==> branch cedar <==
Design FFT, start of the top module:
module FFT(
    input                   clk,
    input                   rst_n,
    input                   valid_i,
    input signed [10:0]      x_r,
    output                  finish,
    output signed [16:0]    answer
);
clock: 10.0 ns
lec_check: 0
cap_margin: 25
core_margin: 2
core_utilization: 40
slew_margin: 15
run.sh (not shown) runs the stock make flow with config.mk's settings and CLKGATE_MAP_FILE=.
==> inputs of branch onyx, as changes to branch cedar <==
Settings changed: ABC_AREA set to 0, CAP_MARGIN 25 to 20, CORE_UTILIZATION 40 to 70, CTS_CLUSTER_SIZE set to 14, GPL_ROUTABILITY_DRIVEN set to 0, MIN_ROUTING_LAYER set to met1, PLACE_DENSITY_LB_ADDON set to 0.03, SETUP_SLACK_MARGIN set to 0.11, SLEW_MARGIN 15 to 40.
==> flow/constraint.sdc (replaced) <==
create_clock -name core_clock -period 6.72 [get_ports {clk}]
set_input_delay 1.3440 -clock core_clock [delete_from_list [all_inputs] [get_ports {clk}]]
set_output_delay 1.3440 -clock core_clock [all_outputs]
set_load 0.01 [all_outputs]
==> inputs of branch fjord, as changes to branch cedar <==
Settings changed: CAP_MARGIN 25 to 20, SLEW_MARGIN 15 to 20.
==> flow/constraint.sdc (replaced) <==
create_clock -name core_clock -period 4.88 [get_ports {clk}]
set_input_delay 0.9760 -clock core_clock [delete_from_list [all_inputs] [get_ports {clk}]]
set_output_delay 0.9760 -clock core_clock [all_outputs]
set_load 0.01 [all_outputs]
==> summary.txt <==
Here are the numbers from the latest Yosys + OpenROAD run.

The run finished, with violations left. The reasons given for failing layout checks are negative setup slack. The number of failing setup endpoints in the final timing report came out at 36. The multi-input combinational area share is 45.6%. The number of gates resized after CTS came out at 228. The area occupied by registers came out at 57500 um2. The total internal power came out at 21.3 mW. The number of standard cells in the layout, taps in and fillers out is 16300. Counting cells, the worst reg-to-reg path comes to 23.

The clock edge transition at the registers on the reported setup and hold paths came out at 60 ps. The antenna diode count came out at 19. The share of the core area taken by cells at floorplan is 70.3%. The TritonCTS buffer count came out at 218. The smallest setup slack after layout is -336 ps.
the above is filed under branch onyx

==> summary.txt <==
Here are the numbers from the latest Yosys + OpenROAD run.

The flow ran to the end and the layout has no timing, DRC or antenna violations. The number of failing setup endpoints in the final timing report is 0. The number of logic inverters in the finished layout is 1656. The utilization after layout came out at 44.7%. Internal power comes to 15.1 mW. The area occupied by registers came out at 57500 um2. The smallest setup slack after layout is 1420 ps. The clock edge transition at the registers on the reported setup and hold paths came out at 60 ps. The antenna diode count came out at 5.

The depth of the worst register-to-register path is 21. The capture instance of the worst register-to-register path is stg3.data_in_i_r[14]$_DFF_PN0_. The multi-input combinational area share is 45.6%. The overall power consumption is 19.4 mW. The cell-mix breakdown from Yosys lists the XOR/XNOR area share as 2.91%.

The max capacitance violation total came out at 0. The initial core utilization came out at 40.3%. The number of standard cells in the layout, taps in and fillers out is 17500. TritonCTS created 264 clock buffers. Gates resized during post-CTS repair numbered 0.
the above is filed under branch cedar

==> summary.txt <==
Here are the numbers from the latest Yosys + OpenROAD run.

The flow ran to the end, but the layout failed its checks. The smallest setup slack after layout is -2220 ps. Internal power comes to 30.5 mW.

The final cycle utilization of the critical path is 145%. The depth of the worst register-to-register path is 29. The TritonCTS buffer count is 241. The clock edge transition at the registers on the reported setup and hold paths is 70 ps. The initial core utilization is 40.3%. Of the total standard cell area in the layout, the multi-input combinational portion is 43.8%. After the flow finishes, the layout carries non-filler instances totaling 18800.

In this run, the clock network consumes 49.9% of the power. The switching power share of the total is 21.8%. From the final report, the count of setup violators was given as 105.

In the routed netlist, the antenna diode instances number 15. The report lists the violated layout checks as negative setup slack. The via-per-instance ratio came out at 5.31. The total length of routed met2 wires is 193 mm.
the above is filed under branch fjord


* * *

==> try-pepper <==
Starting RTL as in the previous note.
Settings: LEC_CHECK=0, ABC_AREA=1, CAP_MARGIN=0, CELL_PAD_IN_SITES_GLOBAL_PLACEMENT=2, CORE_MARGIN=2, CORE_UTILIZATION=42, CTS_CLUSTER_DIAMETER=110, GPL_ROUTABILITY_DRIVEN=0, GPL_TIMING_DRIVEN=0, MIN_ROUTING_LAYER=met2, PLACE_DENSITY_LB_ADDON=0.03, SETUP_SLACK_MARGIN=0.11, SLEW_MARGIN=40; clock period 5.0 ns.
==> inputs of try-zinc, as changes to try-pepper <==
- ABC_AREA: 1 -> unset
- CAP_MARGIN: 0 -> 20
- CELL_PAD_IN_SITES_GLOBAL_PLACEMENT: 2 -> unset
- CORE_MARGIN: 2 -> 4
- CORE_UTILIZATION: 42 -> 40
- CTS_CLUSTER_DIAMETER: 110 -> 97
- GPL_ROUTABILITY_DRIVEN: 0 -> unset
- GPL_TIMING_DRIVEN: 0 -> unset
- MAX_ROUTING_LAYER: unset -> met4
- MIN_ROUTING_LAYER: met2 -> unset
- PLACE_DENSITY_LB_ADDON: 0.03 -> unset
- SETUP_SLACK_MARGIN: 0.11 -> unset
- SLEW_MARGIN: 40 -> 5
- TNS_END_PERCENT: unset -> 40
==> flow/constraint.sdc (replaced) <==
create_clock -name core_clock -period 12.8 [get_ports {clk}]
set_input_delay 2.5600 -clock core_clock [delete_from_list [all_inputs] [get_ports {clk}]]
set_output_delay 2.5600 -clock core_clock [all_outputs]
set_load 0.01 [all_outputs]
==> results <==
| item | try-pepper | try-zinc |
|---|---|---|
| Post-placement worst setup slack | -2.423 ns | 2.808 ns |
| Synth Area in Adders | 22.04% | 22.78% |
| Maximum level of the CTS H-tree | 5 | 4 |
| Cell Area, Synth | 137800 sq um | 133300 sq um |
| Yosys cell types | 77 | 87 |
| Yosys synthesis chip area | 137800 sq um | 133300 sq um |
| CTS Buf Count | 268 | 242 |
| Complex-gate fraction of the synthesized area | 10.52% | 12.52% |
| DIE HEIGHT | 576.7 microns | 585.2 microns |
| Top cell type by instance count after synthesis | sky130_fd_sc_hd__nand2_1 | sky130_fd_sc_hd__dfrtp_1 |
| Portion of the post-synthesis area used by sequential elements | 41.75% | 43.15% |
| Post-Synthesis Mean Instance Area | 8.979 sq um | 10.20 sq um |
| Std-Cell Core Area | 326900 sq um | 331100 sq um |
| Cells in synth_stat.txt | 15340 | 13070 |
| Area of the die | 332600 sq um | 342500 sq um |
| Placed cell count | 19790 | 16990 |
| Initial core utilization | 42.14% | 40.26% |
| Area share, top type | 41.65% | 43.05% |
| Mapped Cells | 15340 | 13070 |
| X dimension of the die | 576.7 microns | 585.2 microns |
| Std cell rows | 210 | 211 |
| Mux share of post-synthesis cell area | 0.007266% | 0.2385% |
| Number of gates resized after CTS | 1327 | 0 |
| Synth Area in XOR/XNOR | 0.8138% | 2.911% |
| Run status | did not finish | complete, no violations |
| Failing step | global routing | - |

* * *

==> maple <==
Starting RTL as in the previous note.
clock: 13.8 ns
lec_check: 0
cap_margin: 20
core_margin: 2
core_utilization: 29
slew_margin: 20
==> harbor (differences from maple) <==
--- a/flow/config.mk
+++ b/flow/config.mk
@@ -6,6 +6,8 @@
 export NUM_CORES = 4
 export LEC_CHECK = 0
-export CAP_MARGIN = 20
+export CAP_MARGIN = 40
 export CORE_MARGIN = 2
-export CORE_UTILIZATION = 29
+export CORE_UTILIZATION = 70
+export CTS_CLUSTER_DIAMETER = 289
+export CTS_CLUSTER_SIZE = 19
 export SLEW_MARGIN = 20
==> flow/constraint.sdc (replaced) <==
create_clock -name core_clock -period 6.41 [get_ports {clk}]
set_input_delay 1.2820 -clock core_clock [delete_from_list [all_inputs] [get_ports {clk}]]
set_output_delay 1.2820 -clock core_clock [all_outputs]
set_load 0.01 [all_outputs]
==> violet (differences from maple) <==
==> flow/config.mk (replaced) <==
export PLATFORM = sky130hd
export DESIGN_NAME = FFT
export DESIGN_NICKNAME = FFT
export VERILOG_FILES = /design/flow/design.v
export SDC_FILE = /design/flow/constraint.sdc
export NUM_CORES = 4
export LEC_CHECK = 0
export ABC_AREA = 1
export CAP_MARGIN = 25
export CORE_ASPECT_RATIO = 0.62
export CORE_MARGIN = 5
export CORE_UTILIZATION = 70
export CTS_CLUSTER_DIAMETER = 59
export CTS_CLUSTER_SIZE = 39
export GPL_ROUTABILITY_DRIVEN = 0
export GPL_TIMING_DRIVEN = 1
export MAX_ROUTING_LAYER = met5
export MIN_ROUTING_LAYER = met2
export SETUP_SLACK_MARGIN = -0.21
export SLEW_MARGIN = 30
==> flow/constraint.sdc (replaced) <==
create_clock -name core_clock -period 10.0 [get_ports {clk}]
set_input_delay 2.0000 -clock core_clock [delete_from_list [all_inputs] [get_ports {clk}]]
set_output_delay 2.0000 -clock core_clock [all_outputs]
set_load 0.01 [all_outputs]
==> summary.txt <==
fresh numbers from the pnr run: Signal buf overhead=0.0154, Setup Fix Bufs, Post-CTS=0, total grt overflow=0, status=finished clean, combinational power share=0.011, Crit. path cell count=27, dpl cells=18,766, Signal inverters=1,656, setup TNS=0 ns, Die W=682 um
Source of the figures above: maple

==> summary.txt <==
run metrics: Setup Fix Bufs, Post-CTS=0, Die W=573 um, dpl cells=17,621, Error=[ERROR GRT-0116] Global routing finished with congestion. Check the congestion regions in the DRC Viewer., status=aborted with a tool error, Core Region=196,000 um2, failing step=global routing
Source of the figures above: violet

==> summary.txt <==
fresh numbers from the pnr run: combinational power share=0.015, final setup violation count=69, violated checks=negative setup slack, Worst Setup Slack, final=-0.767 ns, status=failed layout checks
Source of the figures above: harbor


* * *

==> job 5610 <==
FFT again, from the RTL that the note above started with.
Settings: LEC_CHECK=0, ABC_AREA=1, CAP_MARGIN=25, CORE_ASPECT_RATIO=0.62, CORE_MARGIN=5, CORE_UTILIZATION=46, CTS_CLUSTER_DIAMETER=59, CTS_CLUSTER_SIZE=39, GPL_ROUTABILITY_DRIVEN=0, GPL_TIMING_DRIVEN=1, MAX_ROUTING_LAYER=met5, MIN_ROUTING_LAYER=met2, SETUP_SLACK_MARGIN=-0.21, SLEW_MARGIN=0; clock period 10.0 ns.
==> job 7827 (differences from job 5610) <==
- CELL_PAD_IN_SITES_GLOBAL_PLACEMENT: not set -> 2
- CORE_UTILIZATION: 46 -> 70
- SLEW_MARGIN: 0 -> 30
- TNS_END_PERCENT: not set -> 5
==> qor summary <==
| item | job 5610 | job 7827 |
|---|---|---|
| Outcome | did not finish | did not finish |
| Stage where the flow stopped | global routing | global placement without I/O |
| Placeable core region | 0.299 mm² | 0.196 mm² |
| Cell with the most instances after synthesis | nand2_1 | nand2_1 |
| Top_reg_cell synth | dfrtp_1 | dfrtp_1 |
| Mapped Nets | 17143 | 17143 |
| Placement Rows | 158 | 128 |
| Area reported by Yosys stat | 0.138 mm² | 0.138 mm² |
| Init Core Util | 46.1% | 70.3% |
| Area of the die | 0.311 mm² | 0.206 mm² |
| Post-Synthesis Cells | 15341 | 15341 |
| Die H | 441 µm | 359 µm |
| Area fraction in xor and xnor cells | 0.814% | 0.814% |
| Fraction of the mapped netlist area in simple logic gates | 16.0% | 16.0% |
| Area share of the leading cell type in the synthesized netlist | 41.7% | 41.7% |
| Cell variety after synth | 77 | 77 |
| MUX area fraction | 0.00727% | 0.00727% |
| Flop and latch count out of synthesis | 2298 | 2298 |
| Yosys warns | 34 | 34 |
| Aoi share | 10.5% | 10.5% |
| Post-synthesis cell type with the largest combined area | dfrtp_1 | dfrtp_1 |
| Horiz. Die Dim | 705 µm | 573 µm |
| Async set or reset register ratio after synthesis | 100% | 100% |

* * *

==> run a: inputs <==
FFT again, from the RTL that the note above started with.
## FFT
module FFT(
    input                   clk,
    input                   rst_n,
    input                   valid_i,
    input signed [10:0]      x_r,
    output                  finish,
    output signed [16:0]    answer
);
Settings: LEC_CHECK=0, ABC_AREA=0, CAP_MARGIN=20, CORE_MARGIN=2, CORE_UTILIZATION=72, CTS_CLUSTER_SIZE=14, GPL_ROUTABILITY_DRIVEN=1, MIN_ROUTING_LAYER=met1, PLACE_DENSITY_LB_ADDON=0.03, SETUP_SLACK_MARGIN=0.11, SLEW_MARGIN=40; clock period 6.39 ns.
==> run b: changes against run a <==
- ABC_AREA: 0 -> not set
- CORE_ASPECT_RATIO: not set -> 0.71
- CORE_UTILIZATION: 72 -> 70
- CTS_CLUSTER_SIZE: 14 -> 35
- GPL_ROUTABILITY_DRIVEN: 1 -> not set
- MIN_ROUTING_LAYER: met1 -> not set
- PLACE_DENSITY_LB_ADDON: 0.03 -> not set
- SETUP_SLACK_MARGIN: 0.11 -> not set
- SLEW_MARGIN: 40 -> 20
==> flow/constraint.sdc (replaced) <==
create_clock -name core_clock -period 5.9 [get_ports {clk}]
set_input_delay 1.1800 -clock core_clock [delete_from_list [all_inputs] [get_ports {clk}]]
set_output_delay 1.1800 -clock core_clock [all_outputs]
set_load 0.01 [all_outputs]
==> results <==
Result of the run: run b failed layout checks; run a stopped before the end
Failing step: run b -; run a global routing
Reasons for failing layout checks: run b negative setup slack; run a -
Vertical die dimension: run b 372 µm; run a 434 µm
Gates resized, CTS repair: run b 554; run a 348
Floorplan-stage core utilization: run b 0.707; run a 0.726
Die area: run b 194000 µm²; run a 189000 µm²
Die width: run b 522 µm; run a 434 µm
Longest Clk Path Bufs: run b 4; run a 3
Postcts setup bufs: run b 129; run a 94
Number of buffers added by the clock tree synthesis step: run b 213; run a 220
Cells after DPL: run b 16100; run a 15800
Placement Setup Slack: run b -1.44 ns; run a -0.923 ns
Core Box Area: run b 189000 µm²; run a 183000 µm²
Cell Rows: run b 134; run a 157

* * *

==> job 7649: inputs <==
Starting RTL as in the previous note.
==> flow/config.mk <==
export PLATFORM = sky130hd
export DESIGN_NAME = FFT
export DESIGN_NICKNAME = FFT
export VERILOG_FILES = /design/flow/design.v
export SDC_FILE = /design/flow/constraint.sdc
export NUM_CORES = 4
export LEC_CHECK = 0
export CAP_MARGIN = 20
export CORE_MARGIN = 2
export CORE_UTILIZATION = 40
export SETUP_SLACK_MARGIN = 0.99
export SLEW_MARGIN = 20
==> flow/constraint.sdc <==
create_clock -name core_clock -period 8.83 [get_ports {clk}]
set_input_delay 1.7660 -clock core_clock [delete_from_list [all_inputs] [get_ports {clk}]]
set_output_delay 1.7660 -clock core_clock [all_outputs]
set_load 0.01 [all_outputs]
==> job 7863: changes against job 7649 <==
ABC_AREA = 1   (was not set)
CORE_UTILIZATION = 72   (was 40)
CTS_CLUSTER_DIAMETER = 387   (was not set)
CTS_CLUSTER_SIZE = 91   (was not set)
PLACE_DENSITY = 0.37   (was not set)
SETUP_SLACK_MARGIN = not set   (was 0.99)
==> flow/constraint.sdc (replaced) <==
create_clock -name core_clock -period 5.09 [get_ports {clk}]
set_input_delay 1.0180 -clock core_clock [delete_from_list [all_inputs] [get_ports {clk}]]
set_output_delay 1.0180 -clock core_clock [all_outputs]
set_load 0.01 [all_outputs]
==> job 8936: changes against job 7649 <==
CELL_PAD_IN_SITES_GLOBAL_PLACEMENT = 1   (was not set)
CORE_UTILIZATION = 22   (was 40)
GPL_ROUTABILITY_DRIVEN = 1   (was not set)
MIN_ROUTING_LAYER = met2   (was not set)
PLACE_DENSITY = 0.36   (was not set)
SETUP_SLACK_MARGIN = not set   (was 0.99)
SLEW_MARGIN = 35   (was 20)
==> flow/constraint.sdc (replaced) <==
create_clock -name core_clock -period 15.0 [get_ports {clk}]
set_input_delay 3.0000 -clock core_clock [delete_from_list [all_inputs] [get_ports {clk}]]
set_output_delay 3.0000 -clock core_clock [all_outputs]
set_load 0.01 [all_outputs]
==> results.json <==
{
  "syn_inst": 15341,
  "grt-busiest-layer": "met2",
  "synth_top_cell_by_count": "nand2_1",
  "stop_error": "[ERROR GRT-0232] Routing congestion too high. Check the congestion heatmap in the GUI.",
  "ys_seq_share_pct": 41.8,
  "lastStage": "global routing",
  "place_area_um2": 151000,
  "die_height_um": 441,
  "initCoreUtil_pct": 72.4,
  "simple_gate_share_pct": 16.0,
  "grt_overflow": 33,
  "core_area_um2": 190000,
  "status": "did not finish",
  "yosys_area_um2": 138000,
  "cts_resized": 462,
  "die-area_um2": 195000,
  "mux_area_share_pct": 0.00727
}
Source of the figures above: job 7863

==> results.json <==
{
  "grt-busiest-layer": "met3",
  "die-area_um2": 612000,
  "fp_nets": 14872,
  "signal_buffers": 364,
  "cts_resized": 0,
  "grt_overflow": 0,
  "mux_area_share_pct": 0.238,
  "drv_cap": 0,
  "simple_gate_share_pct": 11.7,
  "status": "complete, no violations",
  "period_needed_ps": 9800,
  "synth_top_cell_by_count": "dfrtp_1",
  "syn_inst": 13070,
  "synthFlopType": "dfrtp_1"
}
Source of the figures above: job 8936

==> results.json <==
{
  "die_height_um": 581,
  "seq_area_um2": 57500,
  "mux_area_share_pct": 0.238,
  "initCoreUtil_pct": 40.3,
  "status": "complete, no violations",
  "cts_resized": 19,
  "grt_overflow": 0,
  "simple_gate_share_pct": 11.7,
  "ys_seq_share_pct": 43.2,
  "yosys_area_um2": 133000,
  "die-area_um2": 338000,
  "met1_usage_pct": 32.7,
  "grt-busiest-layer": "met2",
  "place_area_um2": 139000
}
Source of the figures above: job 7649

Power and IR drop assume default switching activity.
